Setup of the baseline:
==> flow/design.v <==
module Cfu (
    input               cmd_valid,
    output              cmd_ready,
    input      [9:0]    cmd_payload_function_id,
    input      [31:0]   cmd_payload_inputs_0,
    input      [31:0]   cmd_payload_inputs_1,
    output reg          rsp_valid,
    input               rsp_ready,
    output reg [31:0]   rsp_payload_outputs_0,
    input               reset,
    input               clk
);
    wire signed [15:0] prod_0, prod_1, prod_2, prod_3;
    assign prod_0 = ($signed(cmd_payload_inputs_0[7:0])) * $signed(cmd_payload_inputs_1[7:0]);
    assign prod_1 = ($signed(cmd_payload_inputs_0[15:8])) * $signed(cmd_payload_inputs_1[15:8]);
    assign prod_2 = ($signed(cmd_payload_inputs_0[23:16])) * $signed(cmd_payload_inputs_1[23:16]);
    assign prod_3 = ($signed(cmd_payload_inputs_0[31:24])) * $signed(cmd_payload_inputs_1[31:24]);
    wire signed [31:0] sum_prods;
    assign sum_prods = prod_0 + prod_1 + prod_2 + prod_3;
    assign cmd_ready = ~rsp_valid;   
    always @(posedge clk) begin
        if (reset) begin
            rsp_payload_outputs_0 <= 32'b0;
            rsp_valid <= 1'b0;
        end else if (rsp_valid) begin
                rsp_valid <= ~rsp_ready;
            end else if (cmd_valid) begin
                    rsp_valid <= 1'b1;
                    rsp_payload_outputs_0 <= |cmd_payload_function_id[9:3]
                        ? 32'b0
                        : rsp_payload_outputs_0 + sum_prods;
                end
            end
endmodule
==> flow/config.mk <==
export PLATFORM = sky130hd
export DESIGN_NAME = Cfu
export DESIGN_NICKNAME = Cfu
export VERILOG_FILES = /design/flow/design.v
export SDC_FILE = /design/flow/constraint.sdc
export NUM_CORES = 4
export LEC_CHECK = 0
export ABC_AREA = 1
export CAP_MARGIN = 20
export CORE_MARGIN = 2
export CORE_UTILIZATION = 71
export CTS_CLUSTER_DIAMETER = 27
export CTS_CLUSTER_SIZE = 11
export MAX_ROUTING_LAYER = met4
export PLACE_DENSITY_LB_ADDON = 0.24
export SLEW_MARGIN = 20
export TNS_END_PERCENT = 5
==> flow/constraint.sdc <==
create_clock -name core_clock -period 9.96 [get_ports {clk}]
set_input_delay 1.9920 -clock core_clock [delete_from_list [all_inputs] [get_ports {clk}]]
set_output_delay 1.9920 -clock core_clock [all_outputs]
set_load 0.01 [all_outputs]
run.sh (not shown) runs the stock make flow with config.mk's settings and CLKGATE_MAP_FILE=.
[flow] the baseline | stages: complete | final checks: fail | reason: negative setup slack
--- input diff the baseline..the candidate ---
- a deleted TNS_END_PERCENT that had been 5
- a deleted MAX_ROUTING_LAYER that had been met4
- a deleted ABC_AREA that had been 1
- a change of CTS_CLUSTER_SIZE from 11 to 15
[summary]
The candidate ended with less post-synthesis simple-gate area fraction than the baseline. Across both runs, floorplan net count was lower for the candidate than for the baseline. | count of instantiated cells in the yosys netlist | lower: the candidate |. The candidate: die area 1700 um2 below the baseline. Any difference in share of cell area taken by muxes after synthesis between the baseline and the candidate is small enough to ignore. Relative to the baseline, the post-synthesis instance area measured on the candidate has decreased by a little under 10%. Unique cell type count in the Yosys netlist, the baseline and the candidate: larger value in the candidate. Flow for the candidate halted at global routing (5_1_grt), error code GRT-0232. Lower chip area from the yosys synthesis statistics goes to the candidate over the baseline.

========
## job 7578
RTL: the design.v shown in full above, as it stands there.
clock: 9.19 ns
lec_check: 0
cap_margin: 20
core_margin: 2
core_utilization: 63
slew_margin: 20
| job 7578 | all stages done | FAIL | setup timing |
Edits applied to the flow inputs when going from job 7578 to job 4287:
Settings: CTS_CLUSTER_SIZE now 13, previously not set; PLACE_DENSITY_LB_ADDON now 0.25, previously not set; CORE_UTILIZATION now 72, was 63.
Findings:
Job 4287 did not make it past 5_1_grt, where a tool error ended it. Job 4287 — starting density of the core 9.9 points higher, job 7578 as reference. Hold buffer count at cts: job 7578 vs job 4287, no meaningful difference. [job 4287] post-place setup slack fell 0.19 ns relative to job 7578. Diff job 7578..job 4287 | yosys cell count | unchanged. Compared with job 7578, in job 4287 row count decreased by 4 relative to the old numbers; sum of net half-perimeters after detailed placement increased by 3400 µm relative to the old numbers; placer's final routability congestion estimate moved up. Comparing job 4287 against job 7578, there is no change at all in XOR/XNOR share of the synthesized area. Die size: job 4287 better than job 7578. Looking at number of buffers inserted by post-CTS setup repair across job 7578 and job 4287, the one that comes out lower is job 4287. The number of instances resized during post-cts repair of job 4287 exceeds that of job 7578 by 26.
Modified inputs, job 361 compared to job 4287
Settings: CORE_UTILIZATION now 40, was 72; PLACE_DENSITY_LB_ADDON no longer set, was 0.25; CTS_CLUSTER_SIZE no longer set, was 13; the clock period (ns, I/O delays scaled along) now 12.0, was 9.19.
Findings:
Re count of boundary I/O pins: no difference whatsoever between job 4287 and job 361. Looking at post-placement cell area, job 361 sits below job 4287. Job 361 | stages: all done | timing, DRC, antenna: all pass. Across both runs, vertical die dimension was higher for job 361 than for job 4287. Looking at effective utilization at floorplan, job 361 sits below job 4287. Delta (job 361 minus job 4287): placement-stage worst setup slack shows an increase of 1.89 ns; placer congestion estimate has decreased; die width up 33%.
The following lists how job 4813 was set up differently from job 361:
Settings: CELL_PAD_IN_SITES_DETAIL_PLACEMENT: unset -> 0; MIN_ROUTING_LAYER: unset -> met1; MAX_ROUTING_LAYER: unset -> met5; HOLD_SLACK_MARGIN: unset -> 0.23; CORE_UTILIZATION: 40 -> 22; GPL_TIMING_DRIVEN: unset -> 1; CTS_CLUSTER_SIZE: unset -> 98.
==> results <==
Going from job 361 to job 4813, logic area closely matched the old numbers, setup slack on the worst flop-to-flop path barely changed.

========
Starts from the design.v that is shown in full above.
clock: 8.64 ns
lec_check: 0
cap_margin: 20
core_margin: 2
core_utilization: 68
cts_cluster_size: 31
slew_margin: 20
The baseline finished with negative setup slack left.
Rerun with:
Settings changed: CORE_UTILIZATION 68 to 41, CTS_CLUSTER_SIZE 31 to default.
Clock period 8.64 ns to 11.6 ns, I/O delays scaled along.
=> This time the run passed the timing, design-rule and antenna checks. Core utilization went down by 44 points. Critical path depth went down by 2. Worst setup slack gets better by 1.5 ns. Wire length went down by about 28%. Synthesized area is unchanged. Design area went down by 13%. First-iteration DRC count went down by 47%.

========
## main
Starts from the design.v that is shown in full above.
==> flow/config.mk <==
export PLATFORM = sky130hd
export DESIGN_NAME = Cfu
export DESIGN_NICKNAME = Cfu
export VERILOG_FILES = /design/flow/design.v
export SDC_FILE = /design/flow/constraint.sdc
export NUM_CORES = 4
export LEC_CHECK = 0
export CAP_MARGIN = 20
export CORE_MARGIN = 2
export CORE_UTILIZATION = 71
export CTS_CLUSTER_DIAMETER = 27
export CTS_CLUSTER_SIZE = 68
export PLACE_DENSITY_LB_ADDON = 0.24
export SLEW_MARGIN = 20
==> flow/constraint.sdc <==
create_clock -name core_clock -period 9.96 [get_ports {clk}]
set_input_delay 1.9920 -clock core_clock [delete_from_list [all_inputs] [get_ports {clk}]]
set_output_delay 1.9920 -clock core_clock [all_outputs]
set_load 0.01 [all_outputs]
The log for main ends in global routing (5_1_grt) with error GRT-0232, so the run never completed.
diff inputs: main => the feature branch
--- a/flow/config.mk
+++ b/flow/config.mk
@@ -10 +10 @@
-export CORE_UTILIZATION = 71
+export CORE_UTILIZATION = 66
@@ -12,2 +11,0 @@
-export CTS_CLUSTER_SIZE = 68
-export PLACE_DENSITY_LB_ADDON = 0.24
Findings:
The flow completed for the feature branch, but it is not clean: the layout still shows negative setup slack. Looking at total die size, the feature branch sits 1500 um2 above main. In the feature branch relative to main, cell count after placement had gone up slightly. Between main and the feature branch, the flow reports post-cts repair resize count increasing by more than 10%. [compare] base=main new=the feature branch: placed instance area shows an increase of 50 um2, area of the core shows an increase of 7.8%. Die height (higher): the feature branch. Placer's final routability congestion estimate, the feature branch and main: lower on the feature branch. The feature branch gives more minimum setup slack after placement than main did. Diff the feature branch..main | area after synthesis | unchanged. Comparing main against the feature branch, there is no change at all in H-tree depth reported by CTS. | cell count after synthesis | main vs the feature branch | ≈ equal |.

========
== run A ==
RTL: the design.v shown in full above, as it stands there.
==> flow/config.mk <==
export PLATFORM = sky130hd
export DESIGN_NAME = Cfu
export DESIGN_NICKNAME = Cfu
export VERILOG_FILES = /design/flow/design.v
export SDC_FILE = /design/flow/constraint.sdc
export NUM_CORES = 4
export LEC_CHECK = 0
export CAP_MARGIN = 20
export CORE_MARGIN = 2
export CORE_UTILIZATION = 72
export CTS_CLUSTER_DIAMETER = 27
export HOLD_SLACK_MARGIN = -0.1
export SLEW_MARGIN = 20
export TNS_END_PERCENT = 5
==> flow/constraint.sdc <==
create_clock -name core_clock -period 9.86 [get_ports {clk}]
set_input_delay 1.9720 -clock core_clock [delete_from_list [all_inputs] [get_ports {clk}]]
set_output_delay 1.9720 -clock core_clock [all_outputs]
set_load 0.01 [all_outputs]
Although run A finished all stages, its layout failed final checks on setup timing.
### run A -> run B
Settings: a deleted CTS_CLUSTER_DIAMETER that had been 27; a deleted HOLD_SLACK_MARGIN that had been -0.1; a change of CORE_UTILIZATION from 72 to 40; a deleted TNS_END_PERCENT that had been 5; a change of the clock period (ns, I/O delays scaled along) from 9.86 to 11.6.
Findings:
Compared with run A, run B shows critical path depth higher by 1. Run B ended with less met1 layer usage reported by global route than run A. Run B vs run A: via count down in run B. From run A to run B the numbers moved as follows: end-of-flow core utilization decreased 45 points, worst setup slack saw an increase, number of signal-net buffers in the layout now smaller, worst hold margin about even. Looking at area growth from synthesis to layout, run B sits 9.4 points lower than run A does. Run B went all the way through the flow, and no timing, DRC or antenna check failed.
The inputs of run C differ from those of run B as listed below.
Settings: PLACE_DENSITY_LB_ADDON newly set to 0.24; CTS_CLUSTER_SIZE newly set to 13; CORE_UTILIZATION changed from 40 to 71; the clock period (ns, I/O delays scaled along) changed from 11.6 to 9.9.
- Run C ended up with a higher post-DP HPWL than run B did.
- Taking run B as the reference, in run C maximum clock path buffer count level, area figure in the yosys stat output level, post-synthesis adder-cell area fraction level.
- Of run B and run C, the higher placer congestion estimate belongs to run C.
- Post-cts resize count, run B and run C: lower on run B
- The flow ended early for run C: it failed with a tool error in global routing (5_1_grt).
- Run C against run B: sequential-to-total area share from yosys stat saw little to no change, post-place instance area saw an increase, die width saw a decrease, die area saw a decrease, initial cell density of the core saw an increase.
The inputs of run D differ from those of run C as listed below.
Settings: CTS_CLUSTER_SIZE changed from 13 to 68; the clock period (ns, I/O delays scaled along) changed from 9.9 to 9.92.
- In the summary table, run D is marked failed, with error ODB-0269 raised in global routing (5_1_grt).
- Higher number of gates given a new drive strength after cts among run D and run C: run C
- Comparing run C against run D, there is no change at all in number of sinks driven by the clock tree.
- Full die area: run C vs run D identical
- Number of I/O port buffers came out exactly the same in run D and run C.
For run E, these inputs were changed with respect to run D:
Settings: CORE_UTILIZATION changed from 71 to 59; CTS_CLUSTER_SIZE removed (was 68); PLACE_DENSITY_LB_ADDON removed (was 0.24); the clock period (ns, I/O delays scaled along) changed from 9.92 to 9.78.
### Flow results
Although it ran to completion, run E produced a layout that fails the final checks because of setup timing.
On final RePlAce weighted congestion: between run D and run E, it ends up lower for run E.
The number of placed instances, taps included of run E is higher than that of run D.
| post-DP HPWL | run E vs run D | 14% lower |

========
Setup of umber:
Starts from the design.v that is shown in full above.
clock: 14.3 ns
lec_check: 0
abc_area: 1
cap_margin: 20
core_margin: 4
core_utilization: 40
cts_cluster_diameter: 345
cts_cluster_size: 84
gpl_routability_driven: 1
min_routing_layer: met1
place_density_lb_addon: 0.04
slew_margin: 0
umber: PASS, flow complete, no timing, DRC or antenna violations
Input changes introduced in harbor (baseline for comparison: umber):
Settings: CTS_CLUSTER_DIAMETER removed (was 345); SLEW_MARGIN changed from 0 to 20; ABC_AREA removed (was 1); PLACE_DENSITY_LB_ADDON changed from 0.04 to 0.24; GPL_ROUTABILITY_DRIVEN removed (was 1); CORE_UTILIZATION changed from 40 to 71; MIN_ROUTING_LAYER removed (was met1); TNS_END_PERCENT newly set to 5; CORE_MARGIN changed from 4 to 2; CTS_CLUSTER_SIZE removed (was 84); the clock period (ns, I/O delays scaled along) changed from 14.3 to 9.92.
The final report for harbor shows a completed flow and a layout that fails verification, specifically setup timing. Run comparison: umber launching instance or port of the critical path cmd_payload_inputs_0[31]; harbor launching instance or port of the critical path cmd_payload_inputs_0[28]. Between harbor and umber, measured slew at the worst slew-check pin is higher for harbor, umber comes in under that. Compared with umber, in harbor path length in cells of the critical path went down; unique cell type count in the Yosys netlist rose 18. Compared with umber, harbor shows via count of the first global-routing pass higher by 2175. Ratio of final minimum period to clock period ends up higher on harbor. | register-to-register setup slack | harbor vs umber | 5170 ps lower |. harbor: share of synthesized cell area in and, or, nand and nor gates lower than umber. Routed wire in harbor totals more than in umber.
Here is what was changed in the inputs of lagoon compared with harbor.
Settings: putting CTS_CLUSTER_DIAMETER at 27 where nothing was set; swapping 9.92 for 9.96 in the clock period (ns, I/O delays scaled along).
Notes after the runs:
The lower core utilization of lagoon and harbor is in lagoon.
Reported for lagoon and harbor, largest net degree at the start of global routing turned out identical to the last digit.
Finished layout cell area, lagoon vs harbor: down slightly
lagoon -> stages 100% | layout checks FAIL | setup timing
Changes in maple relative to lagoon:
Settings: putting CTS_CLUSTER_SIZE at 10 where nothing was set; swapping 27 for 219 in CTS_CLUSTER_DIAMETER; putting ABC_AREA at 1 where nothing was set; swapping 9.96 for 9.92 in the clock period (ns, I/O delays scaled along).
maple finished all stages; layout check result: FAIL, due to setup timing. Every stage of lagoon finished as expected; the final checks, on the other hand, flagged setup timing, which means the layout fails. Between lagoon and maple, the routed wire length is higher for maple. Against lagoon, post-synthesis chip area from yosys in maple rose by a little under 10%. Taking lagoon over maple, the area after synthesis ratio works out to 0.922.

========
## run 1
Starts from the design.v that is shown in full above.
Settings: LEC_CHECK=0, CAP_MARGIN=20, CELL_PAD_IN_SITES_DETAIL_PLACEMENT=1, CORE_ASPECT_RATIO=0.52, CORE_MARGIN=5, CORE_UTILIZATION=17, CTS_CLUSTER_DIAMETER=215, CTS_CLUSTER_SIZE=63, GPL_ROUTABILITY_DRIVEN=1, GPL_TIMING_DRIVEN=0, HOLD_SLACK_MARGIN=0.26, MAX_ROUTING_LAYER=met4, MIN_ROUTING_LAYER=met1, PLACE_DENSITY=0.72, SLEW_MARGIN=40, TNS_END_PERCENT=90; clock period 19.3 ns.
Having completed the whole flow, run 1 delivered a layout that passed the timing, design-rule and antenna checks.
--- input diff run 1..run 2 ---
==> flow/config.mk <==
export PLATFORM = sky130hd
export DESIGN_NAME = Cfu
export DESIGN_NICKNAME = Cfu
export VERILOG_FILES = /design/flow/design.v
export SDC_FILE = /design/flow/constraint.sdc
export NUM_CORES = 4
export LEC_CHECK = 0
export CAP_MARGIN = 20
export CORE_MARGIN = 2
export CORE_UTILIZATION = 40
export GPL_TIMING_DRIVEN = 0
export HOLD_SLACK_MARGIN = 0.23
export MAX_ROUTING_LAYER = met4
export SLEW_MARGIN = 20
==> flow/constraint.sdc <==
create_clock -name core_clock -period 12.0 [get_ports {clk}]
set_input_delay 2.4000 -clock core_clock [delete_from_list [all_inputs] [get_ports {clk}]]
set_output_delay 2.4000 -clock core_clock [all_outputs]
set_load 0.01 [all_outputs]
## What came out
What run 2 reported for total wire length after detailed routing has to be multiplied by 1.5 to get the figure for run 1. Average detailed-routed wire length per instance: run 2 lower than run 1. Run 2 vs run 1 — final standard cell area without fillers dropped about 5%.

========
RTL: the design.v shown in full above, as it stands there.
clock: 9.86 ns
lec_check: 0
cap_margin: 20
core_margin: 2
core_utilization: 66
cts_cluster_diameter: 27
slew_margin: 20
The first run completed, yet does not pass: setup timing.
Then changed:
CORE_UTILIZATION = 72   (was 66)
CTS_CLUSTER_SIZE = 24   (was unset)
PLACE_DENSITY_LB_ADDON = 0.19   (was unset)
Result: The changed run produced a layout that fails on setup timing; worst setup slack is worse by 1.1 ns; synthesized cell count is unchanged; fmax is lower by 9.6%; routed wire length is higher by 48%; area after synthesis is unchanged; global-route usage is higher by 15 points; flip-flop count is unchanged; first-iteration DRC count is higher to 3.4 times its value; via count is higher by 22%; die size is lower by 8.1%; design area is lower by 1.8%.
Then changed:
CTS_CLUSTER_DIAMETER = unset   (was 27)
CTS_CLUSTER_SIZE = 40   (was 24)
PLACE_DENSITY = 0.66   (was unset)
PLACE_DENSITY_LB_ADDON = unset   (was 0.19)
clock period = 9.19 ns   (was 9.86 ns; I/O delays follow)
Effect:
- The new run stopped in 5_1_grt
- area after synthesis is unchanged
- die area stays the same
- synthesized cell count stays the same
Then changed:
CORE_UTILIZATION = 42   (was 72)
CTS_CLUSTER_SIZE = unset   (was 40)
MAX_ROUTING_LAYER = met4   (was unset)
PLACE_DENSITY = unset   (was 0.66)
clock period = 12.0 ns   (was 9.19 ns; I/O delays follow)
=>
- This time the run went through all stages and came out clean
- synthesized area does not change
- die area climbs by 69%
- synthesized cell count is unchanged
Then changed:
CELL_PAD_IN_SITES_DETAIL_PLACEMENT = 2   (was unset)
CORE_UTILIZATION = 58   (was 42)
GPL_TIMING_DRIVEN = 0   (was unset)
HOLD_SLACK_MARGIN = 0.23   (was unset)
MAX_ROUTING_LAYER = met5   (was met4)
- The new run never finished: it broke off in 3_5_place_dp (DPL-0033)
- die area shrinks by 27%
- synthesized area does not change
- synthesized cell count stays the same
